==> flow/design.v <==
module CORDIC #(parameter integer W = 32)
(
    input wire clk,
    input wire start,
    input wire signed [31:0] x,
    input wire signed [31:0] y,
    output wire signed [W-1:0]phi,
    output wire done
);
wire sigma;
wire signed [31:0] x_shift;
wire signed [31:0] y_shift;
reg [5:0] counter;
reg signed [31:0] x_reg;
reg signed [31:0] y_reg;
reg signed [31:0] z;
wire signed [31:0] atan_table [0:27];
assign atan_table[00] = 32'h3243f6a9; 
assign atan_table[01] = 32'h1dac6705;
assign atan_table[02] = 32'h0fadbafd;
assign atan_table[03] = 32'h07f56ea7;
assign atan_table[04] = 32'h03feab77;
assign atan_table[05] = 32'h01ffd55c;
assign atan_table[06] = 32'h00fffaab;
assign atan_table[07] = 32'h007fff55;
assign atan_table[08] = 32'h003fffeb;
assign atan_table[09] = 32'h001ffffd;
assign atan_table[10] = 32'h00100000;
assign atan_table[11] = 32'h00080000;
assign atan_table[12] = 32'h00040000;
assign atan_table[13] = 32'h00020000;
assign atan_table[14] = 32'h00010000;
assign atan_table[15] = 32'h00008000;
assign atan_table[16] = 32'h00004000;
assign atan_table[17] = 32'h00002000;
assign atan_table[18] = 32'h00001000;
assign atan_table[19] = 32'h00000800;
assign atan_table[20] = 32'h00000400;
assign atan_table[21] = 32'h00000200;
assign atan_table[22] = 32'h00000100;
assign atan_table[23] = 32'h00000080;
assign atan_table[24] = 32'h00000040;
assign atan_table[25] = 32'h00000020;
assign atan_table[26] = 32'h00000010;
assign atan_table[27] = 32'h00000008;
assign sigma = y_reg[31];
assign x_shift = y_reg >>> counter; 
assign y_shift = x_reg >>> counter; 
assign phi = z[31:31-W+1];
assign done = (counter == 28);
always @(posedge clk) begin
    if(start)begin
        x_reg <= x;
        y_reg <= y;
        z <= 0;
        counter <= 0;
    end
    else begin
        if(counter == 28) begin
            x_reg <= x_reg;
            y_reg <= y_reg;
            z <= z;
            counter <= counter;
        end
        else begin
            x_reg <= sigma ? (x_reg - x_shift) : (x_reg + x_shift);
            y_reg <= sigma ? (y_reg + y_shift) : (y_reg - y_shift);
            z <= sigma ? (z - atan_table[counter]) : (z + atan_table[counter]);
            counter <= counter + 1;
        end
    end
end
endmodule
==> flow/run.sh <==
#!/bin/bash
# the make line also repeats each setting of config.mk as NAME=value (left out here)
make -C /OpenROAD-flow-scripts/flow DESIGN_CONFIG=/design/flow/config.mk WORK_HOME=/design/flow/orfs CLKGATE_MAP_FILE= finish
==> flow/config.mk <==
export PLATFORM = sky130hd
export DESIGN_NAME = CORDIC
export DESIGN_NICKNAME = CORDIC
export VERILOG_FILES = /design/flow/design.v
export SDC_FILE = /design/flow/constraint.sdc
export NUM_CORES = 4
export LEC_CHECK = 0
export CAP_MARGIN = 20
export CELL_PAD_IN_SITES_GLOBAL_PLACEMENT = 0
export CORE_ASPECT_RATIO = 0.72
export CORE_MARGIN = 2
export CORE_UTILIZATION = 36
export PLACE_DENSITY = 0.55
export SETUP_SLACK_MARGIN = -0.1
export SLEW_MARGIN = 20
==> flow/constraint.sdc <==
create_clock -name core_clock -period 7.17 [get_ports {clk}]
set_input_delay 1.4340 -clock core_clock [delete_from_list [all_inputs] [get_ports {clk}]]
set_output_delay 1.4340 -clock core_clock [all_outputs]
set_load 0.01 [all_outputs]
==> results of run 1 <==
==> timing repair <==
action | CTS | global route
gates resized | 0 | 8
setup buffers | 0 | 2
endpoints found under the setup margin | 0 | 5
==> layout make-up <==
type	count	share of cell area, %
Clock inverter	7	0.453
Inverter	51	1.03
Timing Repair Buffer	196	9.63
Multi-Input combinational cell	1736	68.9
Sequential cell	102	14.6
Clock buffer	9	1.22
Tap cell	612	4.14
==> through the flow <==
stage               hold WS (ns)  instance area (um^2)
floorplan                  0.492                 16300
global placement           0.469                 18100
detailed placement         0.471                 18100
CTS                        0.484                 18400
global route               0.496                 18500
finish                     0.481                 18500
==> routing by layer <==
metal  vias to the layer above  GRT usage [%]  share of wire [%]
met5                         -              0                  0
met4                         0           7.79                2.5
met3                        88           5.66                8.5
met2                       726           40.6                 43
met1                      8119           38.7                 46
li1                       7856              -                  -
==> ci_impl_report.md, run 1 <==
## PnR job results

| Metric | Value |
|---|---|
| Outcome | finished clean |
| CP Data Required Time | 7.31 ns |
| Main logic family after synthesis | AND-OR/OR-AND gates |
| Max-area cell share | 11.8% |
| Area Growth Syn to Fin | 13.7% |
| CTS root buf | clkbuf_16 |
| Area of the mapped netlist | 0.0163 mm^2 |
| Worst Hold End | z[8]$_SDFFE_PP0N_ |
| Multi-input logic area | 0.0128 mm^2 |
| Die ar. | 0.0469 mm^2 |
| Clock skew | 0.00927 ns |
| Maximum clock path buffer count | 2 |
| Yosys stat cell total | 2020 |
| R2r setup slk | 0.38 ns |
| First-pass GRT wire length | 96100 um |
| ANT cells | 0 |
| Post-Synth XOR/XNOR Area | 7.89% |
| Site Rows | 66 |
| Detailed Place HPWL | 48800 um |
| Placed Cells | 2695 |
| Area contributors post-synth | edfxtp_1, ha_1, mux4_2 |
| Dpl ws | 0.103 ns |
| Worst-case reg-to-reg path depth | 23 |
| Final cell count without fillers | 2713 |
| Setup TNS | 0 ns |
| Aoi share | 26.5% |
| Critical path depth in cells | 23 |
| Most frequent cell after synthesis | nand2_1 |
| Main synth FF type | edfxtp_1 |
| Worst Max-Slew Pin Slew | 1.10 ns |
| Fp util | 36.3% |
| Via count | 16800 |
| CTS tree | yes |
| Late-Pin Clk Latency | 0.41 ns |
| Final-report setup violation count | 0 |
| GRT Total Usage | 27.0% |
| FF+latch area | 0.00270 mm^2 |
| GRT Residual Overflow | 0 |
| Fmax achieved | 147 MHz |
| 1st-pass router iterations | 8 |
| CTS Hold Buffers Added | 0 |
| MUX share of area | 15.6% |
| Critical Path End | x_reg[28]$_DFFE_PP_ |
| Hold Path Cell Cnt | 2 |
| Yosys synthesis chip area | 0.0163 mm^2 |
| Post-Syn Instances | 2020 |
| Post-synth EDFFs | 64 |
| Fa+ha+maj area frac | 8.14% |
| Tool warnings | 29 |
| CTS clk-pin slew, worst paths | 0.08 ns |
| CP Buf/Inv Count | 3 |
| Final hold vios | 0 |
| # Max-Cap Violations | 0 |
| Largest net degree at the start of global routing | 89 |
| FF-to-FF Start | counter[0]$_SDFFE_PP0N_ |
| Vias in the first global route | 15600 |
| Final min period | 6.79 ns |
| Yosys warning count | 1 |
| Crit path arrival time | 6.93 ns |
| Detailed-route DRC error count | 0 |
| Fillers | 4577 |
| # port buffers | 98 |
| Slew headroom | 25.4% |
| DR vias/cell | 6.19 |
| Slowest-stage cell, CP | mux4_2 |
| CP Class | reg -> reg |
| Tcrit/Tclk final | 94.8% |
| TritonCTS Buffers | 9 |
| Initial antenna violation count | 1 |
| Critical path startpoint category | register |
| Syn Area/Cell | 8.05 um^2 |
| Antenna Nets Post-Route | 0 |
| Distinct cells, synth | 102 |
| Simple-Gate Fraction of Synth Area | 20.2% |
| Sequential share of the synthesized area | 16.5% |
| Die width | 254 um |
| Gp weighted congestion | 1.04 |
| Mapped Nets | 2190 |
| Core ar. | 0.0448 mm^2 |
| DRT iter0 DRCs | 1812 |
| Synth cell count leaders | nand2_1, nor2_1, a21oi_1 |
| Min-Delay Startpoint | z[8]$_SDFFE_PP0N_ |
| Min-delay worst type | reg -> reg |
| Crit path from | counter[0]$_SDFFE_PP0N_ |
| Asr flop ratio synth | 0% |
| Largest stage delay on the critical path | 0.64 ns |
| H-tree levels | 3 |
| WL final | 63700 um |
| Crit Path Max Fanout | 38 |
| Die Ht | 184 um |
| Routed length per instance | 23.5 um |
| Final Util | 41.3% |
| CP delay by family, top | AND-OR/OR-AND gates |
| Cell taking the most area after synthesis | edfxtp_1 |
| Synth flops | 102 |
| CP Capture Type | register |
| Slew Limit Fails | 0 |
| Clock Sink Count | 102 |
| Setup slack after layout | 0.375 ns |
| Layout Nets | 2266 |
| Num ports | 99 |
| Cells along the critical path | buf_12 -> mux4_2 -> a32oi_1 -> o22ai_1 -> or3_1 -> or4b_4 -> nor3_4 -> buf_4 -> nand3_1 -> xor2_1 -> o22ai_1 -> ha_1 -> a2111oi_0 -> o21ai_0 -> a221oi_1 -> a21bo_2 -> a221oi_1 -> buf_4 -> a211oi_1 -> or3_1 -> a21oi_1 -> xor2_1 -> o21ai_0 |
| Reg-to-Reg End | x_reg[28]$_DFFE_PP_ |
==> run 2, diff against run 1 <==
CAP_MARGIN = 0   (was 20)
CELL_PAD_IN_SITES_DETAIL_PLACEMENT = 1   (was default)
CELL_PAD_IN_SITES_GLOBAL_PLACEMENT = 3   (was 0)
CORE_ASPECT_RATIO = default   (was 0.72)
CORE_MARGIN = 5   (was 2)
CORE_UTILIZATION = 63   (was 36)
MAX_ROUTING_LAYER = met4   (was default)
MIN_ROUTING_LAYER = met2   (was default)
PLACE_DENSITY = default   (was 0.55)
SETUP_SLACK_MARGIN = default   (was -0.1)
clock period = 7.5 ns   (was 7.17 ns; I/O delays follow)
==> ci_impl_report.md, run 2 <==
### Metrics collected by this job

| Metric | Value |
|---|---|
| Main synth FF type | edfxtp_1 (unchanged) |
| Site Rows | 58 (was 66) |
| MUX share of area | 15.6% (unchanged) |
| Most frequent cell after synthesis | nand2_1 (unchanged) |
| Aoi share | 26.5% (unchanged) |
| Yosys stat cell total | 2020 (unchanged) |
| Simple-Gate Fraction of Synth Area | 20.2% (unchanged) |
| Fp util | 64.2% (was 36.3%) |
| Synth cell count leaders | nand2_1, nor2_1, a21oi_1 (unchanged) |
| Die width | 171 um (was 254 um) |
| Tool error | [ERROR GPL-0301] Utilization 137.321 % exceeds 100%. |
| Synth flops | 102 (unchanged) |
| Exit stage | 3_1_place_gp_skip_io |
| Asr flop ratio synth | 0% (unchanged) |
| Fa+ha+maj area frac | 8.14% (unchanged) |
| Yosys warning count | 1 (unchanged) |
| Post-Synth XOR/XNOR Area | 7.89% (unchanged) |
| Syn Area/Cell | 8.05 um^2 (unchanged) |
| Yosys synthesis chip area | 0.0163 mm^2 (unchanged) |
| Area contributors post-synth | edfxtp_1, ha_1, mux4_2 (unchanged) |
| Outcome | aborted with a tool error (was finished clean) |
| Post-synth EDFFs | 64 (unchanged) |
| Area of the mapped netlist | 0.0163 mm^2 (unchanged) |
| Max-area cell share | 11.8% (unchanged) |
| Die ar. | 0.0291 mm^2 (was 0.0469 mm^2) |
| Die Ht | 171 um (was 184 um) |
| Post-Syn Instances | 2020 (unchanged) |
| Core ar. | 0.0253 mm^2 (was 0.0448 mm^2) |
| Main logic family after synthesis | AND-OR/OR-AND gates (unchanged) |
| Sequential share of the synthesized area | 16.5% (unchanged) |
| Mapped Nets | 2190 (unchanged) |
| Cell taking the most area after synthesis | edfxtp_1 (unchanged) |
| Distinct cells, synth | 102 (unchanged) |
==> run 3, diff against run 2 <==
ABC_AREA = 1   (was default)
CAP_MARGIN = 20   (was 0)
CELL_PAD_IN_SITES_DETAIL_PLACEMENT = default   (was 1)
CELL_PAD_IN_SITES_GLOBAL_PLACEMENT = default   (was 3)
CORE_MARGIN = 2   (was 5)
CORE_UTILIZATION = 68   (was 63)
CTS_CLUSTER_SIZE = 41   (was default)
GPL_ROUTABILITY_DRIVEN = 1   (was default)
HOLD_SLACK_MARGIN = 0.3   (was default)
MAX_ROUTING_LAYER = default   (was met4)
MIN_ROUTING_LAYER = default   (was met2)
PLACE_DENSITY = 0.62   (was default)
SLEW_MARGIN = 15   (was 20)
clock period = 4.18 ns   (was 7.5 ns; I/O delays follow)
==> ci_impl_report.md, run 3 <==
### Metrics collected by this job

| Metric | Value |
|---|---|
| Detailed Place HPWL | 55400 um |
| Die width | 158 um (was 171 um) |
| Die ar. | 0.0250 mm^2 (was 0.0291 mm^2) |
| Most frequent cell after synthesis | nand2_1 (unchanged) |
| Gp weighted congestion | 1.11 |
| Main logic family after synthesis | simple AND/OR/NAND/NOR gates (was AND-OR/OR-AND gates) |
| Syn Area/Cell | 5.86 um^2 (was 8.05 um^2) |
| Tool error | [ERROR DPL-0038] Utilization greater than 100%, impossible to legalize (was [ERROR GPL-0301] Utilization 137.321 % exceeds 100%.) |
| Num ports | 99 |
| Core ar. | 0.0234 mm^2 (was 0.0253 mm^2) |
| Synth flops | 102 (unchanged) |
| Post-Synth XOR/XNOR Area | 4.17% (was 7.89%) |
| Area of the mapped netlist | 0.0162 mm^2 (was 0.0163 mm^2) |
| Yosys stat cell total | 2755 (was 2020) |
| Fa+ha+maj area frac | 8.19% (was 8.14%) |
| Aoi share | 14.2% (was 26.5%) |
| Post-synth EDFFs | 64 (unchanged) |
| Exit stage | 4_1_cts (was 3_1_place_gp_skip_io) |
| Simple-Gate Fraction of Synth Area | 46.9% (was 20.2%) |
| Site Rows | 56 (was 58) |
| Cell taking the most area after synthesis | nand2_1 (was edfxtp_1) |
| Dpl ws | -0.852 ns |
| Post-Syn Instances | 2755 (was 2020) |
| Distinct cells, synth | 63 (was 102) |
| Main synth FF type | edfxtp_1 (unchanged) |
| Synth cell count leaders | nand2_1, nand3_1, inv_1 (was nand2_1, nor2_1, a21oi_1) |
| Sequential share of the synthesized area | 16.6% (was 16.5%) |
| MUX share of area | 0.0697% (was 15.6%) |
| Mapped Nets | 2925 (was 2190) |
| Fp util | 69.0% (was 64.2%) |
| Yosys warning count | 1 (unchanged) |
| Max-area cell share | 20.6% (was 11.8%) |
| Die Ht | 158 um (was 171 um) |
| # port buffers | 98 |
| Outcome | aborted with a tool error (unchanged) |
| Asr flop ratio synth | 0% (unchanged) |
| Area contributors post-synth | nand2_1, edfxtp_1, nand3_1 (was edfxtp_1, ha_1, mux4_2) |
| Yosys synthesis chip area | 0.0162 mm^2 (was 0.0163 mm^2) |
-- run 3: through the flow --
step                      std cells  cell area, um^2
after floorplan                2755            16400
after global placement         3655            21700
after detailed placement       3655            21700
==> run 4, diff against run 3 <==
ABC_AREA = default   (was 1)
CAP_MARGIN = 0   (was 20)
CELL_PAD_IN_SITES_DETAIL_PLACEMENT = 1   (was default)
CELL_PAD_IN_SITES_GLOBAL_PLACEMENT = 1   (was default)
CORE_MARGIN = 5   (was 2)
CORE_UTILIZATION = 63   (was 68)
CTS_CLUSTER_SIZE = default   (was 41)
GPL_ROUTABILITY_DRIVEN = default   (was 1)
HOLD_SLACK_MARGIN = default   (was 0.3)
MAX_ROUTING_LAYER = met5   (was default)
MIN_ROUTING_LAYER = met2   (was default)
PLACE_DENSITY = default   (was 0.62)
SETUP_SLACK_MARGIN = 1.39   (was default)
TNS_END_PERCENT = 95   (was default)
clock period = 7.5 ns   (was 4.18 ns; I/O delays follow)
==> ci_impl_report.md, run 4 <==
### Metrics collected by this job

| Metric | Value |
|---|---|
| Site Rows | 58 (was 56) |
| Max-area cell share | 11.8% (was 20.6%) |
| Most frequent cell after synthesis | nand2_1 (unchanged) |
| MUX share of area | 15.6% (was 0.0697%) |
| Asr flop ratio synth | 0% (unchanged) |
| Cell taking the most area after synthesis | edfxtp_1 (was nand2_1) |
| Main logic family after synthesis | AND-OR/OR-AND gates (was simple AND/OR/NAND/NOR gates) |
| Fp util | 64.2% (was 69.0%) |
| Area contributors post-synth | edfxtp_1, ha_1, mux4_2 (was nand2_1, edfxtp_1, nand3_1) |
| Sequential share of the synthesized area | 16.5% (was 16.6%) |
| Post-Syn Instances | 2020 (was 2755) |
| Synth cell count leaders | nand2_1, nor2_1, a21oi_1 (was nand2_1, nand3_1, inv_1) |
| Syn Area/Cell | 8.05 um^2 (was 5.86 um^2) |
| Yosys warning count | 1 (unchanged) |
| # port buffers | 98 (unchanged) |
| Aoi share | 26.5% (was 14.2%) |
| Core ar. | 0.0253 mm^2 (was 0.0234 mm^2) |
| Main synth FF type | edfxtp_1 (unchanged) |
| Yosys synthesis chip area | 0.0163 mm^2 (was 0.0162 mm^2) |
| Area of the mapped netlist | 0.0163 mm^2 (was 0.0162 mm^2) |
| Mapped Nets | 2190 (was 2925) |
| Yosys stat cell total | 2020 (was 2755) |
| Post-synth EDFFs | 64 (unchanged) |
| Placed Cells | 2365 (was 3655) |
| Gp weighted congestion | 1.23 (was 1.11) |
| Distinct cells, synth | 102 (was 63) |
| Detailed Place HPWL | 54900 um (was 55400 um) |
| Synth flops | 102 (unchanged) |
| Tool error | [ERROR DPL-0033] detailed placement checks failed during check placement. (was [ERROR DPL-0038] Utilization greater than 100%, impossible to legalize) |
| Die Ht | 171 um (was 158 um) |
| Post-Synth XOR/XNOR Area | 7.89% (was 4.17%) |
| Dpl ws | -0.0968 ns (was -0.852 ns) |
| Placed cell area | 0.0175 mm^2 (was 0.0217 mm^2) |
| Outcome | aborted with a tool error (unchanged) |
| Die width | 171 um (was 158 um) |
| Die ar. | 0.0291 mm^2 (was 0.0250 mm^2) |
| Fa+ha+maj area frac | 8.14% (was 8.19%) |
| Num ports | 99 (unchanged) |
| Simple-Gate Fraction of Synth Area | 20.2% (was 46.9%) |
| Exit stage | 4_1_cts (unchanged) |
run 4: metrics by stage:
step / utilization [%]
2_1_floorplan: -
3_3_place_gp: 68.9
3_5_place_dp: 68.9
==> run 5, diff against run 4 <==
ABC_AREA = 1   (was default)
CAP_MARGIN = 40   (was 0)
CELL_PAD_IN_SITES_DETAIL_PLACEMENT = default   (was 1)
CELL_PAD_IN_SITES_GLOBAL_PLACEMENT = default   (was 1)
CORE_MARGIN = 2   (was 5)
CORE_UTILIZATION = 72   (was 63)
CTS_CLUSTER_DIAMETER = 328   (was default)
CTS_CLUSTER_SIZE = 100   (was default)
GPL_ROUTABILITY_DRIVEN = 0   (was default)
MAX_ROUTING_LAYER = default   (was met5)
MIN_ROUTING_LAYER = default   (was met2)
PLACE_DENSITY_LB_ADDON = 0.06   (was default)
SETUP_SLACK_MARGIN = 1.08   (was 1.39)
SLEW_MARGIN = 20   (was 15)
TNS_END_PERCENT = 5   (was 95)
clock period = 3.72 ns   (was 7.5 ns; I/O delays follow)
==> ci_impl_report.md, run 5 <==
### Metrics collected by this job

| Metric | Value |
|---|---|
| Aoi share | 14.2% (was 26.5%) |
| Post-Synth XOR/XNOR Area | 4.17% (was 7.89%) |
| Exit stage | 3_5_place_dp (was 4_1_cts) |
| Syn Area/Cell | 5.86 um^2 (was 8.05 um^2) |
| Die Ht | 154 um (was 171 um) |
| Cell taking the most area after synthesis | nand2_1 (was edfxtp_1) |
| Yosys stat cell total | 2755 (was 2020) |
| Distinct cells, synth | 63 (was 102) |
| Sequential share of the synthesized area | 16.6% (was 16.5%) |
| Main synth FF type | edfxtp_1 (unchanged) |
| Simple-Gate Fraction of Synth Area | 46.9% (was 20.2%) |
| Max-area cell share | 20.6% (was 11.8%) |
| Synth flops | 102 (unchanged) |
| Main logic family after synthesis | simple AND/OR/NAND/NOR gates (was AND-OR/OR-AND gates) |
| Area of the mapped netlist | 0.0162 mm^2 (was 0.0163 mm^2) |
| Yosys synthesis chip area | 0.0162 mm^2 (was 0.0163 mm^2) |
| Area contributors post-synth | nand2_1, edfxtp_1, nand3_1 (was edfxtp_1, ha_1, mux4_2) |
| Fp util | 73.8% (was 64.2%) |
| Outcome | aborted with a tool error (unchanged) |
| Num ports | 99 (unchanged) |
| Tool error | [ERROR DPL-0038] Utilization greater than 100%, impossible to legalize (was [ERROR DPL-0033] detailed placement checks failed during check placement.) |
| Synth cell count leaders | nand2_1, nand3_1, inv_1 (was nand2_1, nor2_1, a21oi_1) |
| Post-Syn Instances | 2755 (was 2020) |
| Mapped Nets | 2925 (was 2190) |
| Die ar. | 0.0237 mm^2 (was 0.0291 mm^2) |
| Yosys warning count | 1 (unchanged) |
| Fa+ha+maj area frac | 8.19% (was 8.14%) |
| Most frequent cell after synthesis | nand2_1 (unchanged) |
| Core ar. | 0.0219 mm^2 (was 0.0253 mm^2) |
| Asr flop ratio synth | 0% (unchanged) |
| Post-synth EDFFs | 64 (unchanged) |
| MUX share of area | 0.0697% (was 15.6%) |
| Die width | 154 um (was 171 um) |
| Site Rows | 54 (was 58) |
| # port buffers | 98 (unchanged) |
run 5: metrics by stage:
stage / worst slack, ns / cell area, um^2
2_1_floorplan: -0.715 / 16400
3_3_place_gp: -0.757 / 22400
==> run 6, diff against run 5 <==
ABC_AREA = default   (was 1)
CAP_MARGIN = 20   (was 40)
CTS_CLUSTER_DIAMETER = 178   (was 328)
CTS_CLUSTER_SIZE = 99   (was 100)
GPL_ROUTABILITY_DRIVEN = default   (was 0)
PLACE_DENSITY = 0.41   (was default)
PLACE_DENSITY_LB_ADDON = default   (was 0.06)
SETUP_SLACK_MARGIN = 0.93   (was 1.08)
clock period = 4.07 ns   (was 3.72 ns; I/O delays follow)
==> ci_impl_report.md, run 6 <==
### Metrics collected by this job

| Metric | Value |
|---|---|
| Site Rows | 54 (unchanged) |
| # port buffers | 98 (unchanged) |
| Cell taking the most area after synthesis | edfxtp_1 (was nand2_1) |
| Area of the mapped netlist | 0.0163 mm^2 (was 0.0162 mm^2) |
| Syn Area/Cell | 8.05 um^2 (was 5.86 um^2) |
| Die Ht | 154 um (about the same) |
| Exit stage | 3_5_place_dp (unchanged) |
| Distinct cells, synth | 102 (was 63) |
| Most frequent cell after synthesis | nand2_1 (unchanged) |
| Fa+ha+maj area frac | 8.14% (was 8.19%) |
| Post-Syn Instances | 2020 (was 2755) |
| Yosys warning count | 1 (unchanged) |
| Post-Synth XOR/XNOR Area | 7.89% (was 4.17%) |
| Yosys synthesis chip area | 0.0163 mm^2 (was 0.0162 mm^2) |
| Aoi share | 26.5% (was 14.2%) |
| Post-synth EDFFs | 64 (unchanged) |
| Die ar. | 0.0238 mm^2 (was 0.0237 mm^2) |
| Sequential share of the synthesized area | 16.5% (was 16.6%) |
| Yosys stat cell total | 2020 (was 2755) |
| Gp weighted congestion | 1.35 |
| Die width | 154 um (about the same) |
| Fp util | 73.8% (about the same) |
| Area contributors post-synth | edfxtp_1, ha_1, mux4_2 (was nand2_1, edfxtp_1, nand3_1) |
| Synth flops | 102 (unchanged) |
| Tool error | [ERROR DPL-0038] Utilization greater than 100%, impossible to legalize (unchanged) |
| Simple-Gate Fraction of Synth Area | 20.2% (was 46.9%) |
| Synth cell count leaders | nand2_1, nor2_1, a21oi_1 (was nand2_1, nand3_1, inv_1) |
| Asr flop ratio synth | 0% (unchanged) |
| Main synth FF type | edfxtp_1 (unchanged) |
| Max-area cell share | 11.8% (was 20.6%) |
| Main logic family after synthesis | AND-OR/OR-AND gates (was simple AND/OR/NAND/NOR gates) |
| Mapped Nets | 2190 (was 2925) |
| Num ports | 99 (unchanged) |
| MUX share of area | 15.6% (was 0.0697%) |
| Outcome | aborted with a tool error (unchanged) |
| Core ar. | 0.0220 mm^2 (was 0.0219 mm^2) |
==> run 7, diff against run 6 <==
ABC_AREA = 1   (was default)
CORE_UTILIZATION = 66   (was 72)
CTS_CLUSTER_DIAMETER = default   (was 178)
CTS_CLUSTER_SIZE = default   (was 99)
PLACE_DENSITY = 0.36   (was 0.41)
SETUP_SLACK_MARGIN = default   (was 0.93)
TNS_END_PERCENT = default   (was 5)
clock period = 6.9 ns   (was 4.07 ns; I/O delays follow)
==> ci_impl_report.md, run 7 <==
## PnR job results

| Metric | Value |
|---|---|
| Outcome | finished clean (was aborted with a tool error) |
| RSZ-0062 raised after global routing | false |
| Main synth FF type | edfxtp_1 (unchanged) |
| Main logic family after synthesis | simple AND/OR/NAND/NOR gates (was AND-OR/OR-AND gates) |
| Num ports | 99 (unchanged) |
| Yosys warning count | 1 (unchanged) |
| Syn Area/Cell | 5.86 um^2 (was 8.05 um^2) |
| TritonCTS Buffers | 9 |
| Reg-to-Reg End | z[24]$_SDFFE_PP0N_ |
| Detailed-route DRC error count | 0 |
| DRT iter0 DRCs | 2533 |
| Slew Limit Fails | 0 |
| Post-Syn Instances | 2755 (was 2020) |
| Die Ht | 160 um (was 154 um) |
| CTS tree | yes |
| ANT cells | 0 |
| H-tree levels | 3 |
| Fmax achieved | 172 MHz |
| Synth flops | 102 (unchanged) |
| Min-Delay Startpoint | z[4]$_SDFFE_PP0N_ |
| Worst Max-Slew Pin Slew | 0.926 ns |
| First-pass GRT wire length | 86000 um |
| Post-CTS Repair Setup Buffers | 0 |
| CTS clk-pin slew, worst paths | 0.09 ns |
| Tool warnings | 31 |
| Site Rows | 57 (was 54) |
| Layout Nets | 2951 |
| Detailed Place HPWL | 41800 um |
| Crit Path Max Fanout | 20 |
| CP Capture Type | register |
| Tcrit/Tclk final | 84.3% |
| Aoi share | 14.2% (was 26.5%) |
| Area contributors post-synth | nand2_1, edfxtp_1, nand3_1 (was edfxtp_1, ha_1, mux4_2) |
| R2r setup slk | 1.09 ns |
| # port buffers | 98 (unchanged) |
| Crit path from | counter[0]$_SDFFE_PP0N_ |
| Late-Pin Clk Latency | 0.37 ns |
| Max-area cell share | 20.6% (was 11.8%) |
| Post-synth EDFFs | 64 (unchanged) |
| Clock skew | 0.0171 ns |
| CP delay by family, top | simple AND/OR/NAND/NOR gates |
| Fa+ha+maj area frac | 8.19% (was 8.14%) |
| Most frequent cell after synthesis | nand2_1 (unchanged) |
| Vias in the first global route | 17300 |
| Final min period | 5.81 ns |
| Sequential share of the synthesized area | 16.6% (was 16.5%) |
| Area Growth Syn to Fin | 8.40% |
| FF+latch area | 0.00269 mm^2 |
| Area of the mapped netlist | 0.0162 mm^2 (was 0.0163 mm^2) |
| Fillers | 2178 |
| Multi-input logic area | 0.0119 mm^2 |
| Maximum clock path buffer count | 2 |
| CTS root buf | clkbuf_16 |
| Largest net degree at the start of global routing | 87 |
| Final-report setup violation count | 0 |
| Core ar. | 0.0242 mm^2 (was 0.0220 mm^2) |
| Worst Hold End | z[4]$_SDFFE_PP0N_ |
| Asr flop ratio synth | 0% (unchanged) |
| Distinct cells, synth | 63 (was 102) |
| Crit path arrival time | 6.06 ns |
| MUX share of area | 0.0697% (was 15.6%) |
| Setup TNS | 0 ns |
| CP Class | reg -> reg |
| Die width | 160 um (was 154 um) |
| Critical path startpoint category | register |
| Final hold vios | 0 |
| Hold Path Cell Cnt | 2 |
| Worst-case reg-to-reg path depth | 36 |
| CTS Hold Buffers Added | 0 |
| Most frequent CP cell | nand2_1 |
| Fp util | 66.8% (was 73.8%) |
| Routed length per instance | 17.2 um |
| GRT Total Usage | 40.6% |
| Slowest-stage cell, CP | dfxtp_2 |
| Gp weighted congestion | 1.07 (was 1.35) |
| Min-delay worst type | reg -> reg |
| Yosys stat cell total | 2755 (was 2020) |
| DR vias/cell | 6.17 |
| # Max-Cap Violations | 0 |
| Critical path depth in cells | 36 |
| Post-Synth XOR/XNOR Area | 4.17% (was 7.89%) |
| Synth cell count leaders | nand2_1, nand3_1, inv_1 (was nand2_1, nor2_1, a21oi_1) |
| Slew headroom | 38.3% |
| Simple-Gate Fraction of Synth Area | 46.9% (was 20.2%) |
| Via count | 19200 |
| 1st-pass router iterations | 6 |
| Initial antenna violation count | 0 |
| Critical Path End | z[24]$_SDFFE_PP0N_ |
| CP Buf/Inv Count | 9 |
| Clock Sink Count | 102 |
| CP Data Required Time | 7.15 ns |
| Cell taking the most area after synthesis | nand2_1 (was edfxtp_1) |
| FF-to-FF Start | counter[0]$_SDFFE_PP0N_ |
| Die ar. | 0.0257 mm^2 (was 0.0238 mm^2) |
| WL final | 53400 um |
| Largest stage delay on the critical path | 0.56 ns |
| CTS resizes | 0 |
| GRT Residual Overflow | 0 |
| Antenna Nets Post-Route | 0 |
| Yosys synthesis chip area | 0.0162 mm^2 (was 0.0163 mm^2) |
| Mapped Nets | 2925 (was 2190) |
==> run 7: per-stage QoR <==
| stage | worst slack (ns) | cells | hold slack [ns] | util [%] | area (um^2) |
|---|---|---|---|---|---|
| after floorplan | 2.12 | 2755 | 0.492 | - | 16200 |
| after global placement | 1.53 | 3093 | 0.458 | 70.9 | 17200 |
| after detailed placement | 1.22 | 3094 | 0.467 | 71.0 | 17200 |
| after CTS | 1.17 | 3110 | 0.480 | 72.4 | 17500 |
| after global routing | 0.549 | 3110 | 0.487 | 72.4 | 17500 |
| final | 1.09 | 3110 | 0.474 | 72.4 | 17500 |
==> run 7: layout make-up <==
cell class	count	area share [%]
inverters	275	5.95
clock buffers	11	1.33
multi-input cells	2275	67.9
repair buffers	118	6.57
clock inverters	5	0.607
flip-flops and latches	102	15.3
well taps	324	2.32
==> run 7: layer usage <==
layer / share of wire [%] / track usage [%]
met1: 41 / 52.6
met5: 0 / 0
met2: 45 / 67.2
met4: 5.0 / 17.8
met3: 10 / 6.04
==> run 8, diff against run 7 <==
CAP_MARGIN = 30   (was 20)
CELL_PAD_IN_SITES_DETAIL_PLACEMENT = 1   (was default)
CORE_ASPECT_RATIO = 1.04   (was default)
CORE_MARGIN = 8   (was 2)
CORE_UTILIZATION = 55   (was 66)
GPL_ROUTABILITY_DRIVEN = 1   (was default)
HOLD_SLACK_MARGIN = 0.1   (was default)
MAX_ROUTING_LAYER = met4   (was default)
MIN_ROUTING_LAYER = met2   (was default)
PLACE_DENSITY = 0.62   (was 0.36)
SLEW_MARGIN = 15   (was 20)
TNS_END_PERCENT = 10   (was default)
clock period = 6.91 ns   (was 6.9 ns; I/O delays follow)
==> ci_impl_report.md, run 8 <==
### Metrics collected by this job

| Metric | Value |
|---|---|
| Synth cell count leaders | nand2_1, nand3_1, inv_1 (unchanged) |
| Sequential share of the synthesized area | 16.6% (unchanged) |
| Syn Area/Cell | 5.86 um^2 (unchanged) |
| Clock Sink Count | 102 (unchanged) |
| Die width | 184 um (was 160 um) |
| Detailed Place HPWL | 60900 um (was 41800 um) |
| Max-area cell share | 20.6% (unchanged) |
| GRT Residual Overflow | 553 |
| Post-Synth XOR/XNOR Area | 4.17% (unchanged) |
| Core ar. | 0.0291 mm^2 (was 0.0242 mm^2) |
| # port buffers | 98 (unchanged) |
| Simple-Gate Fraction of Synth Area | 46.9% (unchanged) |
| CTS root buf | clkbuf_16 (unchanged) |
| Most frequent cell after synthesis | nand2_1 (unchanged) |
| Main synth FF type | edfxtp_1 (unchanged) |
| Main logic family after synthesis | simple AND/OR/NAND/NOR gates (unchanged) |
| Area of the mapped netlist | 0.0162 mm^2 (unchanged) |
| Num ports | 99 (unchanged) |
| Distinct cells, synth | 63 (unchanged) |
| H-tree levels | 3 (unchanged) |
| Aoi share | 14.2% (unchanged) |
| Synth flops | 102 (unchanged) |
| TritonCTS Buffers | 9 (unchanged) |
| Maximum clock path buffer count | 2 (unchanged) |
| MUX share of area | 0.0697% (unchanged) |
| Die Ht | 191 um (was 160 um) |
| Fp util | 55.4% (was 66.8%) |
| Gp weighted congestion | 1.10 (was 1.07) |
| Exit stage | 5_1_grt |
| Site Rows | 64 (was 57) |
| Post-synth EDFFs | 64 (unchanged) |
| Tool error | [ERROR GRT-0116] Global routing finished with congestion. Check the congestion regions in the DRC Viewer. |
| Cell taking the most area after synthesis | nand2_1 (unchanged) |
| Post-Syn Instances | 2755 (unchanged) |
| Placed Cells | 3167 (was 3094) |
| Asr flop ratio synth | 0% (unchanged) |
| Area contributors post-synth | nand2_1, edfxtp_1, nand3_1 (unchanged) |
| GRT Total Usage | 83.2% |
| CTS Hold Buffers Added | 0 (unchanged) |
| Yosys warning count | 1 (unchanged) |
| Yosys synthesis chip area | 0.0162 mm^2 (unchanged) |
| Fa+ha+maj area frac | 8.19% (unchanged) |
| Outcome | aborted with a tool error (was finished clean) |
| Mapped Nets | 2925 (unchanged) |
| CTS resizes | 0 (unchanged) |
| Yosys stat cell total | 2755 (unchanged) |
| Post-CTS Repair Setup Buffers | 0 (unchanged) |
| Die ar. | 0.0351 mm^2 (was 0.0257 mm^2) |
## run 8: stage by stage
step | cell area (um^2) | hold slack, ns | utilization, % | setup WS, ns
after detailed placement | 17200 | 0.480 | 59.2 | 0.435
after floorplan | 16200 | 0.492 | - | 2.13
after CTS | 17500 | 0.500 | 60.1 | 0.117
after global placement | 17200 | 0.461 | 59.2 | 0.916
## run 8: metal layers
layer,track usage (%),overflow
met5,-,-
met2,85.5,69
met1,-,-
met4,64.4,62
met3,91.7,422
==> run 9, diff against run 8 <==
CAP_MARGIN = 40   (was 30)
CORE_ASPECT_RATIO = 0.89   (was 1.04)
CORE_MARGIN = 5   (was 8)
CORE_UTILIZATION = 34   (was 55)
GPL_ROUTABILITY_DRIVEN = 0   (was 1)
MAX_ROUTING_LAYER = default   (was met4)
MIN_ROUTING_LAYER = default   (was met2)
TNS_END_PERCENT = 55   (was 10)
clock period = 6.19 ns   (was 6.91 ns; I/O delays follow)
==> ci_impl_report.md, run 9 <==
## PnR job results

| Metric | Value |
|---|---|
| Multi-input logic area | 0.0119 mm^2 |
| CTS tree | yes |
| Final cell count without fillers | 3409 |
| Worst-case reg-to-reg path depth | 27 |
| Detailed-route DRC error count | 0 |
| Aoi share | 14.2% (unchanged) |
| Yosys synthesis chip area | 0.0162 mm^2 (unchanged) |
| Final-report setup violation count | 0 |
| Asr flop ratio synth | 0% (unchanged) |
| Reg-to-Reg End | x_reg[20]$_DFFE_PP_ |
| Synth flops | 102 (unchanged) |
| Fp util | 34.3% (was 55.4%) |
| CP Buf/Inv Count | 5 |
| Synth cell count leaders | nand2_1, nand3_1, inv_1 (unchanged) |
| RSZ-0062 raised after global routing | false |
| Num ports | 99 (unchanged) |
| Crit path from | counter[1]$_SDFFE_PP0N_ |
| Outcome | finished clean (was aborted with a tool error) |
| DRT iter0 DRCs | 1744 |
| Slew Limit Fails | 0 |
| Area contributors post-synth | nand2_1, edfxtp_1, nand3_1 (unchanged) |
| CTS root buf | clkbuf_16 (unchanged) |
| 1st-pass router iterations | 6 |
| MUX share of area | 0.0697% (unchanged) |
| Worst Hold End | z[26]$_SDFFE_PP0N_ |
| Final hold vios | 0 |
| Antenna Nets Post-Route | 0 |
| Min-delay worst type | reg -> reg |
| Placed Cells | 3392 (was 3167) |
| Min-Delay Startpoint | z[26]$_SDFFE_PP0N_ |
| Simple-Gate Fraction of Synth Area | 46.9% (unchanged) |
| Initial antenna violation count | 0 |
| Die width | 241 um (was 184 um) |
| Largest stage delay on the critical path | 0.55 ns |
| Hold Path Cell Cnt | 2 |
| Max-area cell share | 20.6% (unchanged) |
| Tool warnings | 29 |
| Yosys stat cell total | 2755 (unchanged) |
| Die Ht | 216 um (was 191 um) |
| GRT Total Usage | 22.7% |
| Late-Pin Clk Latency | 0.41 ns |
| Post-CTS Repair Setup Buffers | 0 (unchanged) |
| Detailed Place HPWL | 48000 um (was 60900 um) |
| Post-Synth XOR/XNOR Area | 4.17% (unchanged) |
| Setup TNS | 0 ns |
| Cell taking the most area after synthesis | nand2_1 (unchanged) |
| Tcrit/Tclk final | 92.2% |
| CTS Hold Buffers Added | 0 (unchanged) |
| H-tree levels | 3 (unchanged) |
| Yosys warning count | 1 (unchanged) |
| Via count | 18700 |
| Critical path startpoint category | register |
| Fa+ha+maj area frac | 8.19% (unchanged) |
| R2r setup slk | 0.48 ns |
| CTS clk-pin slew, worst paths | 0.08 ns |
| Post-Syn Instances | 2755 (unchanged) |
| Mapped Nets | 2925 (unchanged) |
| Worst Max-Slew Pin Slew | 0.932 ns |
| Fillers | 6462 |
| Most frequent cell after synthesis | nand2_1 (unchanged) |
| Post-synth EDFFs | 64 (unchanged) |
| CTS resizes | 0 (unchanged) |
| Core ar. | 0.0471 mm^2 (was 0.0291 mm^2) |
| Clock skew | 0.0177 ns |
| Routed length per instance | 17.6 um |
| WL final | 59900 um |
| ANT cells | 0 |
| Distinct cells, synth | 63 (unchanged) |
| Layout Nets | 2958 |
| FF-to-FF Start | counter[1]$_SDFFE_PP0N_ |
| Die ar. | 0.0520 mm^2 (was 0.0351 mm^2) |
| FF+latch area | 0.00269 mm^2 |
| Main logic family after synthesis | simple AND/OR/NAND/NOR gates (unchanged) |
| DR vias/cell | 5.48 |
| Main synth FF type | edfxtp_1 (unchanged) |
| First-pass GRT wire length | 97700 um |
| Slew headroom | 37.8% |
| Syn Area/Cell | 5.86 um^2 (unchanged) |
| Largest net degree at the start of global routing | 98 |
| Final min period | 5.71 ns |
| Area of the mapped netlist | 0.0162 mm^2 (unchanged) |
| Sequential share of the synthesized area | 16.6% (unchanged) |
| Fmax achieved | 175 MHz |
| Slowest-stage cell, CP | buf_4 |
| Maximum clock path buffer count | 2 (unchanged) |
| Vias in the first global route | 18500 |
| Critical Path End | x_reg[20]$_DFFE_PP_ |
| Area Growth Syn to Fin | 10.8% |
| GRT Residual Overflow | 0 |
| CP Data Required Time | 6.36 ns |
| Site Rows | 75 (was 64) |
| # Max-Cap Violations | 0 |
| CP delay by family, top | AND-OR/OR-AND gates |
| Crit path arrival time | 5.87 ns |
| CP Class | reg -> reg |
| Clock Sink Count | 102 (unchanged) |
| Critical path depth in cells | 27 |
| TritonCTS Buffers | 9 (unchanged) |
| # port buffers | 98 (unchanged) |
| Crit Path Max Fanout | 61 |
| CP Capture Type | register |
run 9: stage by stage:
stage,utilization (%),instance area [um^2],hold slack [ns],setup slack (ns)
after floorplan,-,16200,0.492,1.41
after global placement,37.3,17600,0.474,0.730
after detailed placement,37.3,17600,0.475,0.645
after CTS,38.0,17900,0.489,0.591
after global routing,38.0,17900,0.504,0.0159
final,38.0,17900,0.482,0.483
run 9: metal layers:
layer / GRT usage [%] / share of wire, % / vias to the layer above
met5: 0 / 0 / -
li1: - / - / 9224
met2: 36.8 / 45 / 508
met3: 2.62 / 4.8 / 99
met1: 31.9 / 47 / 8834
met4: 6.13 / 2.9 / 0
run 9: cell type report:
| type | count | area share [%] |
|---|---|---|
| timing repair buffer | 124 | 6.70 |
| clock buffer | 11 | 1.47 |
| inverter | 275 | 5.82 |
| sequential | 102 | 15.0 |
| multi-input combinational | 2276 | 66.5 |
| clock inverter | 5 | 0.231 |
| tap | 616 | 4.31 |
==> run 10, diff against run 9 <==
ABC_AREA = default   (was 1)
CAP_MARGIN = 20   (was 40)
CELL_PAD_IN_SITES_DETAIL_PLACEMENT = default   (was 1)
CELL_PAD_IN_SITES_GLOBAL_PLACEMENT = 2   (was default)
CORE_ASPECT_RATIO = default   (was 0.89)
CORE_MARGIN = 2   (was 5)
CORE_UTILIZATION = 50   (was 34)
CTS_CLUSTER_DIAMETER = 392   (was default)
CTS_CLUSTER_SIZE = 100   (was default)
GPL_ROUTABILITY_DRIVEN = default   (was 0)
HOLD_SLACK_MARGIN = default   (was 0.1)
PLACE_DENSITY = default   (was 0.62)
SETUP_SLACK_MARGIN = -0.69   (was default)
SLEW_MARGIN = 20   (was 15)
TNS_END_PERCENT = default   (was 55)
clock period = 7.5 ns   (was 6.19 ns; I/O delays follow)
==> ci_impl_report.md, run 10 <==
## PnR job results

| Metric | Value |
|---|---|
| Crit Path Max Fanout | 41 (was 61) |
| Reg-to-Reg End | y_reg[31]$_DFFE_PP_ (was x_reg[20]$_DFFE_PP_) |
| Detailed-route DRC error count | 0 (unchanged) |
| Detailed Place HPWL | 46600 um (was 48000 um) |
| Worst Hold End | z[4]$_SDFFE_PP0N_ (was z[26]$_SDFFE_PP0N_) |
| Fa+ha+maj area frac | 8.14% (was 8.19%) |
| DRT iter0 DRCs | 1890 (was 1744) |
| Yosys warning count | 1 (unchanged) |
| Main logic family after synthesis | AND-OR/OR-AND gates (was simple AND/OR/NAND/NOR gates) |
| Yosys stat cell total | 2020 (was 2755) |
| Distinct cells, synth | 102 (was 63) |
| Most frequent cell after synthesis | nand2_1 (unchanged) |
| Cells along the critical path | buf_4 -> mux4_2 -> nor2_1 -> a211oi_1 -> a221oi_1 -> a21oi_1 -> or4b_1 -> nand2b_1 -> nor2_1 -> a21oi_1 -> xnor2_1 -> ha_1 -> a2111oi_0 -> o21ai_0 -> o2111ai_1 -> nand2_1 -> nor3_1 -> a21oi_1 -> a41oi_1 -> o21ai_0 -> xor2_1 -> o21ai_1 |
| Asr flop ratio synth | 0% (unchanged) |
| Critical path depth in cells | 22 (was 27) |
| CTS tree | yes (unchanged) |
| Slew Limit Fails | 0 (unchanged) |
| H-tree levels | 3 (unchanged) |
| First-pass GRT wire length | 92900 um (was 97700 um) |
| Min-Delay Startpoint | z[4]$_SDFFE_PP0N_ (was z[26]$_SDFFE_PP0N_) |
| Gp weighted congestion | 1.06 |
| # port buffers | 98 (unchanged) |
| Main synth FF type | edfxtp_1 (unchanged) |
| Routed length per instance | 24.3 um (was 17.6 um) |
| Clock Sink Count | 102 (unchanged) |
| Dpl ws | 0.565 ns (was 0.645 ns) |
| GRT Residual Overflow | 0 (unchanged) |
| Area Growth Syn to Fin | 10.9% (was 10.8%) |
| Worst-case reg-to-reg path depth | 22 (was 27) |
| WL final | 61100 um (was 59900 um) |
| Die Ht | 184 um (was 216 um) |
| GRT Total Usage | 35.7% (was 22.7%) |
| CTS root buf | clkbuf_16 (unchanged) |
| Design Area, Final | 0.0180 mm^2 (was 0.0179 mm^2) |
| Slowest-stage cell, CP | dfxtp_4 (was buf_4) |
| Min-delay worst type | reg -> reg (unchanged) |
| Largest net degree at the start of global routing | 65 (was 98) |
| Site Rows | 66 (was 75) |
| Fp util | 50.4% (was 34.3%) |
| Final Util | 55.8% (was 38.0%) |
| CP delay by family, top | AND-OR/OR-AND gates (unchanged) |
| Setup slack after layout | 0.477 ns (was 0.483 ns) |
| Initial antenna violation count | 1 (was 0) |
| TritonCTS Buffers | 9 (unchanged) |
| Post-Syn Instances | 2020 (was 2755) |
| Setup TNS | 0 ns (unchanged) |
| Fillers | 3122 (was 6462) |
| Post-CTS Repair Setup Buffers | 0 (unchanged) |
| CP Buf/Inv Count | 1 (was 5) |
| Yosys synthesis chip area | 0.0163 mm^2 (was 0.0162 mm^2) |
| DR vias/cell | 6.72 (was 5.48) |
| Largest stage delay on the critical path | 0.74 ns (was 0.55 ns) |
| CP Capture Type | register (unchanged) |
| Area of the mapped netlist | 0.0163 mm^2 (was 0.0162 mm^2) |
| CP Class | reg -> reg (unchanged) |
| Area contributors post-synth | edfxtp_1, ha_1, mux4_2 (was nand2_1, edfxtp_1, nand3_1) |
| FF-to-FF Start | counter[0]$_SDFFE_PP0N_ (was counter[1]$_SDFFE_PP0N_) |
| CTS Hold Buffers Added | 0 (unchanged) |
| R2r setup slk | 0.48 ns (about the same) |
| Die ar. | 0.0340 mm^2 (was 0.0520 mm^2) |
| Mapped Nets | 2190 (was 2925) |
| MUX share of area | 15.6% (was 0.0697%) |
| Crit path from | counter[0]$_SDFFE_PP0N_ (was counter[1]$_SDFFE_PP0N_) |
| Simple-Gate Fraction of Synth Area | 20.2% (was 46.9%) |
| CTS resizes | 0 (unchanged) |
| 1st-pass router iterations | 7 (was 6) |
| Tcrit/Tclk final | 93.6% (was 92.2%) |
| Tool warnings | 31 (was 29) |
| CP Data Required Time | 7.62 ns (was 6.36 ns) |
| Post-Synth XOR/XNOR Area | 7.89% (was 4.17%) |
| Critical path startpoint category | register (unchanged) |
| Layout Nets | 2238 (was 2958) |
| Num ports | 99 (unchanged) |
| Final-report setup violation count | 0 (unchanged) |
| Vias in the first global route | 16100 (was 18500) |
| Core ar. | 0.0323 mm^2 (was 0.0471 mm^2) |
| Fmax achieved | 142 MHz (was 175 MHz) |
| Placed cell area | 0.0177 mm^2 (was 0.0176 mm^2) |
| Cell taking the most area after synthesis | edfxtp_1 (was nand2_1) |
| CTS clk-pin slew, worst paths | 0.08 ns (about the same) |
| Crit path arrival time | 7.15 ns (was 5.87 ns) |
| # Max-Cap Violations | 0 (unchanged) |
| Maximum clock path buffer count | 2 (unchanged) |
| Outcome | finished clean (unchanged) |
| Late-Pin Clk Latency | 0.40 ns (was 0.41 ns) |
| Hold Path Cell Cnt | 2 (unchanged) |
| Synth flops | 102 (unchanged) |
| Worst Max-Slew Pin Slew | 1.12 ns (was 0.932 ns) |
| Critical Path End | y_reg[31]$_DFFE_PP_ (was x_reg[20]$_DFFE_PP_) |
| Sequential share of the synthesized area | 16.5% (was 16.6%) |
| Slew headroom | 24.9% (was 37.8%) |
| Final hold vios | 0 (unchanged) |
| Aoi share | 26.5% (was 14.2%) |
| Via count | 16900 (was 18700) |
| Die width | 184 um (was 241 um) |
| Clock skew | 0.0116 ns (was 0.0177 ns) |
| Antenna Nets Post-Route | 0 (unchanged) |
| Syn Area/Cell | 8.05 um^2 (was 5.86 um^2) |
| Post-synth EDFFs | 64 (unchanged) |
| Max-area cell share | 11.8% (was 20.6%) |
| Most frequent CP cell | a21oi_1 |
| Synth cell count leaders | nand2_1, nor2_1, a21oi_1 (was nand2_1, nand3_1, inv_1) |
| Final min period | 7.02 ns (was 5.71 ns) |
## run 10: layout make-up
class	instances	area, um^2	area share, %
antenna	2	5.00	0.0278
clock buffer	10	250	1.39
clock inverter	6	48.8	0.271
inverter	51	191	1.06
multi-input combinational	1736	12700	70.7
sequential	102	2700	14.9
tap	442	553	3.07
timing repair buffer	168	1540	8.55
## run 10: through the flow
step	hold slack, ns	std cells
2_1_floorplan	0.492	2020
3_3_place_gp	0.458	2499
3_5_place_dp	0.466	2499
4_1_cts	0.478	2515
5_1_grt	0.500	2515
6_report	0.473	2517
## run 10: per-layer routing
| layer | vias up | share of wire, % | global-route usage, % |
|---|---|---|---|
| li1 | 7792 | - | - |
| met1 | 8036 | 40 | 44.9 |
| met5 | - | 0 | 0.889 |
| met3 | 234 | 9.4 | 8.26 |
| met4 | 0 | 5.8 | 20.4 |
| met2 | 848 | 44 | 56.1 |
==> run 11, diff against run 10 <==
CELL_PAD_IN_SITES_GLOBAL_PLACEMENT = default   (was 2)
CORE_UTILIZATION = 70   (was 50)
CTS_CLUSTER_DIAMETER = 45   (was 392)
CTS_CLUSTER_SIZE = 14   (was 100)
HOLD_SLACK_MARGIN = -0.08   (was default)
MAX_ROUTING_LAYER = met4   (was default)
PLACE_DENSITY = 0.65   (was default)
SETUP_SLACK_MARGIN = 1.36   (was -0.69)
==> ci_impl_report.md, run 11 <==
## PnR job results

| Metric | Value |
|---|---|
| Fmax achieved | 150 MHz (was 142 MHz) |
| CP Buf/Inv Count | 3 (was 1) |
| Outcome | finished clean (unchanged) |
| Critical Path End | y_reg[30]$_DFFE_PP_ (was y_reg[31]$_DFFE_PP_) |
| Crit Path Max Fanout | 24 (was 41) |
| GRT Total Usage | 52.2% (was 35.7%) |
| Aoi share | 26.5% (unchanged) |
| Largest net degree at the start of global routing | 83 (was 65) |
| Mapped Nets | 2190 (unchanged) |
| Clock skew | 0.0158 ns (was 0.0116 ns) |
| DRT iter0 DRCs | 3821 (was 1890) |
| Area contributors post-synth | edfxtp_1, ha_1, mux4_2 (unchanged) |
| Distinct cells, synth | 102 (unchanged) |
| Min-Delay Startpoint | z[23]$_SDFFE_PP0N_ (was z[4]$_SDFFE_PP0N_) |
| Critical path startpoint category | register (unchanged) |
| Most frequent cell after synthesis | nand2_1 (unchanged) |
| Crit path from | counter[0]$_SDFFE_PP0N_ (unchanged) |
| Routed length per instance | 27.1 um (was 24.3 um) |
| Fillers | 1279 (was 3122) |
| Layout Nets | 2317 (was 2238) |
| Initial antenna violation count | 2 (was 1) |
| GRT Residual Overflow | 0 (unchanged) |
| Slowest-stage cell, CP | or4b_2 (was dfxtp_4) |
| Sequential share of the synthesized area | 16.5% (unchanged) |
| Fp util | 71.6% (was 50.4%) |
| Setup TNS | 0 ns (unchanged) |
| Yosys stat cell total | 2020 (unchanged) |
| Simple-Gate Fraction of Synth Area | 20.2% (unchanged) |
| Final hold vios | 0 (unchanged) |
| R2r setup slk | 0.86 ns (was 0.48 ns) |
| Synth cell count leaders | nand2_1, nor2_1, a21oi_1 (unchanged) |
| Tcrit/Tclk final | 88.6% (was 93.6%) |
| Detailed-route DRC error count | 0 (unchanged) |
| RSZ-0062 raised after global routing | true |
| CTS tree | yes (unchanged) |
| H-tree levels | 3 (unchanged) |
| WL final | 66100 um (was 61100 um) |
| Area Growth Syn to Fin | 18.6% (was 10.9%) |
| Post-Synth XOR/XNOR Area | 7.89% (unchanged) |
| 1st-pass router iterations | 19 (was 7) |
| Wire length on met3 | 9210 um (was 5730 um) |
| CP Data Required Time | 7.62 ns (about the same) |
| Max layer used | met4 (unchanged) |
| Tool warnings | 33 (was 31) |
| Worst Hold End | z[23]$_SDFFE_PP0N_ (was z[4]$_SDFFE_PP0N_) |
| Post-synth EDFFs | 64 (unchanged) |
| Gp weighted congestion | 1.13 (was 1.06) |
| CP Class | reg -> reg (unchanged) |
| Worst Max-Slew Pin Slew | 0.986 ns (was 1.12 ns) |
| Die ar. | 0.0245 mm^2 (was 0.0340 mm^2) |
| Via count | 19400 (was 16900) |
| # port buffers | 98 (unchanged) |
| Num ports | 99 (unchanged) |
| Cells along the critical path | buf_12 -> buf_12 -> mux2_2 -> o21ai_0 -> o211ai_1 -> o211ai_1 -> ha_2 -> nand4_1 -> nor3_4 -> buf_4 -> nand2b_4 -> and2_1 -> xnor2_1 -> ha_1 -> a21o_1 -> a21oi_1 -> nand2_1 -> o2111ai_2 -> a21oi_2 -> or4b_2 -> a41oi_2 -> xor2_1 -> o21ai_0 (was buf_4 -> mux4_2 -> nor2_1 -> a211oi_1 -> a221oi_1 -> a21oi_1 -> or4b_1 -> nand2b_1 -> nor2_1 -> a21oi_1 -> xnor2_1 -> ha_1 -> a2111oi_0 -> o21ai_0 -> o2111ai_1 -> nand2_1 -> nor3_1 -> a21oi_1 -> a41oi_1 -> o21ai_0 -> xor2_1 -> o21ai_1) |
| DR vias/cell | 7.95 (was 6.72) |
| Max-area cell share | 11.8% (unchanged) |
| Die width | 156 um (was 184 um) |
| Late-Pin Clk Latency | 0.39 ns (was 0.40 ns) |
| Fa+ha+maj area frac | 8.14% (unchanged) |
| Syn Area/Cell | 8.05 um^2 (unchanged) |
| CTS root buf | clkbuf_16 (unchanged) |
| CTS Hold Buffers Added | 0 (unchanged) |
| Maximum clock path buffer count | 2 (unchanged) |
| Asr flop ratio synth | 0% (unchanged) |
| Core ar. | 0.0227 mm^2 (was 0.0323 mm^2) |
| Yosys synthesis chip area | 0.0163 mm^2 (unchanged) |
| Crit path arrival time | 6.77 ns (was 7.15 ns) |
| Reg-to-Reg End | y_reg[30]$_DFFE_PP_ (was y_reg[31]$_DFFE_PP_) |
| TritonCTS Buffers | 9 (unchanged) |
| # Max-Cap Violations | 0 (unchanged) |
| M1 WL | 22000 um (was 24700 um) |
| Clock Sink Count | 102 (unchanged) |
| Synth flops | 102 (unchanged) |
| Slew headroom | 33.6% (was 24.9%) |
| FF-to-FF Start | counter[0]$_SDFFE_PP0N_ (unchanged) |
| MUX share of area | 15.6% (unchanged) |
| Largest stage delay on the critical path | 0.66 ns (was 0.74 ns) |
| First-pass GRT wire length | 96600 um (was 92900 um) |
| Final cell count without fillers | 2440 (was 2517) |
| Placed Cells | 2330 (was 2499) |
| Main synth FF type | edfxtp_1 (unchanged) |
| Detailed Place HPWL | 42900 um (was 46600 um) |
| Worst-case reg-to-reg path depth | 23 (was 22) |
| Die Ht | 156 um (was 184 um) |
| Final Util | 84.9% (was 55.8%) |
| Final min period | 6.64 ns (was 7.02 ns) |
| Final-report setup violation count | 0 (unchanged) |
| Slew Limit Fails | 0 (unchanged) |
| CP Capture Type | register (unchanged) |
| Yosys warning count | 1 (unchanged) |
| CTS clk-pin slew, worst paths | 0.09 ns (was 0.08 ns) |
| Critical path depth in cells | 23 (was 22) |
| Post-Syn Instances | 2020 (unchanged) |
| CP delay by family, top | AND-OR/OR-AND gates (unchanged) |
| Min-delay worst type | reg -> reg (unchanged) |
| Vias in the first global route | 17800 (was 16100) |
| Hold Path Cell Cnt | 2 (unchanged) |
| Metal2 WL | 28400 um (was 27100 um) |
| Antenna Nets Post-Route | 0 (unchanged) |
| Cell taking the most area after synthesis | edfxtp_1 (unchanged) |
| Area of the mapped netlist | 0.0163 mm^2 (unchanged) |
| Main logic family after synthesis | AND-OR/OR-AND gates (unchanged) |
| Site Rows | 55 (was 66) |
==> run 11: stage by stage <==
stage / hold WS (ns) / setup WS (ns) / cell area, um^2
after floorplan: 0.492 / 1.38 / 16300
after global placement: 0.456 / 0.579 / 17400
after detailed placement: 0.468 / 0.393 / 17400
after CTS: 0.482 / 1.34 / 18400
after global routing: 0.499 / 0.798 / 19300
final: 0.479 / 0.855 / 19300
==> run 11: final cells by class <==
class	count	area, um^2	area share [%]
multi-input combinational	1736	13400	69.7
clock inverter	7	70.1	0.363
antenna	3	7.51	0.0389
inverter	51	195	1.01
sequential	102	2700	14.0
clock buffer	9	225	1.17
timing repair buffer	247	2300	11.9
tap	285	357	1.85
==> run 11: routing by layer <==
| metal | track usage (%) | vias to the layer above |
|---|---|---|
| li1 | - | 7939 |
| met3 | 17.8 | 722 |
| met1 | 58.0 | 8820 |
| met5 | - | - |
| met2 | 79.5 | 1911 |
| met4 | 35.0 | 0 |
==> run 11: repair_timing <==
| item | CTS | global route |
|---|---|---|
| endpoints found under the setup margin | 40 | 30 |
| gates cloned | 0 | 1 |
| buffers inserted | 45 | 45 |
| pin swaps | 19 | 49 |
| resized | 62 | 104 |
==> run 12, diff against run 11 <==
CELL_PAD_IN_SITES_GLOBAL_PLACEMENT = 2   (was default)
CORE_UTILIZATION = 40   (was 70)
CTS_CLUSTER_DIAMETER = 380   (was 45)
CTS_CLUSTER_SIZE = 45   (was 14)
HOLD_SLACK_MARGIN = default   (was -0.08)
MAX_ROUTING_LAYER = default   (was met4)
PLACE_DENSITY = default   (was 0.65)
SETUP_SLACK_MARGIN = -0.69   (was 1.36)
==> ci_impl_report.md, run 12 <==
## PnR job results

| Metric | Value |
|---|---|
| Clock Sink Count | 102 (unchanged) |
| Yosys stat cell total | 2020 (unchanged) |
| Cells along the critical path | buf_12 -> mux4_2 -> mux2_2 -> a2111oi_0 -> buf_4 -> o21ai_0 -> a21oi_1 -> ha_1 -> nand4_1 -> nor3_1 -> nor2_1 -> xnor2_1 -> ha_1 -> and3_1 -> and3_1 -> o211ai_1 -> a31oi_1 -> o2111ai_1 -> a21oi_1 -> or4b_2 -> a41oi_1 -> xor2_1 -> o21ai_0 (was buf_12 -> buf_12 -> mux2_2 -> o21ai_0 -> o211ai_1 -> o211ai_1 -> ha_2 -> nand4_1 -> nor3_4 -> buf_4 -> nand2b_4 -> and2_1 -> xnor2_1 -> ha_1 -> a21o_1 -> a21oi_1 -> nand2_1 -> o2111ai_2 -> a21oi_2 -> or4b_2 -> a41oi_2 -> xor2_1 -> o21ai_0) |
| ANT cells | 0 (was 3) |
| Layout Nets | 2243 (was 2317) |
| Fmax achieved | 141 MHz (was 150 MHz) |
| Final-report setup violation count | 0 (unchanged) |
| Sequential share of the synthesized area | 16.5% (unchanged) |
| Gp weighted congestion | 0.989 (was 1.13) |
| CP Buf/Inv Count | 2 (was 3) |
| Vias in the first global route | 16000 (was 17800) |
| H-tree levels | 3 (unchanged) |
| Initial antenna violation count | 0 (was 2) |
| Worst Max-Slew Pin Slew | 1.16 ns (was 0.986 ns) |
| Area of the mapped netlist | 0.0163 mm^2 (unchanged) |
| Routed length per instance | 25.6 um (was 27.1 um) |
| Max-area cell share | 11.8% (unchanged) |
| Final Util | 45.4% (was 84.9%) |
| Final min period | 7.07 ns (was 6.64 ns) |
| Crit path arrival time | 7.20 ns (was 6.77 ns) |
| CP Capture Type | register (unchanged) |
| Multi-input logic area | 0.0127 mm^2 (was 0.0134 mm^2) |
| DRT iter0 DRCs | 1529 (was 3821) |
| # Max-Cap Violations | 0 (unchanged) |
| Yosys synthesis chip area | 0.0163 mm^2 (unchanged) |
| # port buffers | 98 (unchanged) |
| Tcrit/Tclk final | 94.3% (was 88.6%) |
| Distinct cells, synth | 102 (unchanged) |
| Setup slack after layout | 0.431 ns (was 0.855 ns) |
| Asr flop ratio synth | 0% (unchanged) |
| Die Ht | 206 um (was 156 um) |
| CTS root buf | clkbuf_16 (unchanged) |
| Critical path startpoint category | register (unchanged) |
| Num ports | 99 (unchanged) |
| Worst hold slack | 0.476 ns (was 0.479 ns) |
| CTS Hold Buffers Added | 0 (unchanged) |
| GRT Residual Overflow | 0 (unchanged) |
| Detailed Place HPWL | 51400 um (was 42900 um) |
| Critical path depth in cells | 23 (unchanged) |
| CTS resizes | 0 (was 62) |
| Post-synth EDFFs | 64 (unchanged) |
| R2r setup slk | 0.43 ns (was 0.86 ns) |
| Post-CTS Repair Setup Buffers | 0 (was 45) |
| Late-Pin Clk Latency | 0.40 ns (was 0.39 ns) |
| Outcome | finished clean (unchanged) |
| TritonCTS Buffers | 9 (unchanged) |
| Slew headroom | 22.2% (was 33.6%) |
| Site Rows | 73 (was 55) |
| Fa+ha+maj area frac | 8.14% (unchanged) |
| Clock skew | 0.0145 ns (was 0.0158 ns) |
| Antenna Nets Post-Route | 0 (unchanged) |
| MUX share of area | 15.6% (unchanged) |
| WL final | 66700 um (was 66100 um) |
| Post-Syn Instances | 2020 (unchanged) |
| Simple-Gate Fraction of Synth Area | 20.2% (unchanged) |
| Die ar. | 0.0423 mm^2 (was 0.0245 mm^2) |
| DR vias/cell | 6.46 (was 7.95) |
| GRT Total Usage | 31.7% (was 52.2%) |
| Dpl ws | 0.569 ns (was 0.393 ns) |
| Critical Path End | y_reg[30]$_DFFE_PP_ (unchanged) |
| CP Data Required Time | 7.63 ns (was 7.62 ns) |
| FF-to-FF Start | counter[1]$_SDFFE_PP0N_ (was counter[0]$_SDFFE_PP0N_) |
| First-pass GRT wire length | 101000 um (was 96600 um) |
| CTS tree | yes (unchanged) |
run 12: layout make-up:
cell class / instances / area share [%]
Clock buffer: 11 / 1.34
Multi-Input combinational cell: 1736 / 70.3
Sequential cell: 102 / 14.9
Clock inverter: 5 / 0.179
Inverter: 51 / 1.06
Tap cell: 525 / 3.62
Timing Repair Buffer: 173 / 8.64
run 12: layer usage:
| metal | GRT usage, % | vias up | wire (um) | part of all wire (%) |
|---|---|---|---|---|
| met3 | 4.17 | 140 | 4480 | 6.7 |
| met1 | 41.5 | 8135 | 28500 | 43 |
| met2 | 51.5 | 749 | 30700 | 46 |
| met5 | 0 | - | 0 | 0 |
| li1 | - | 7797 | - | - |
| met4 | 14.9 | 0 | 2960 | 4.4 |
run 12: through the flow:
| stage | area (um^2) | cells | setup TNS [ns] |
|---|---|---|---|
| CTS | 18100 | 2603 | 0 |
| finish | 18100 | 2603 | 0 |
| global placement | 17800 | 2587 | 0 |
| detailed placement | 17900 | 2587 | 0 |
| floorplan | 16300 | 2020 | 0 |
| global route | 18100 | 2603 | -0.899 |
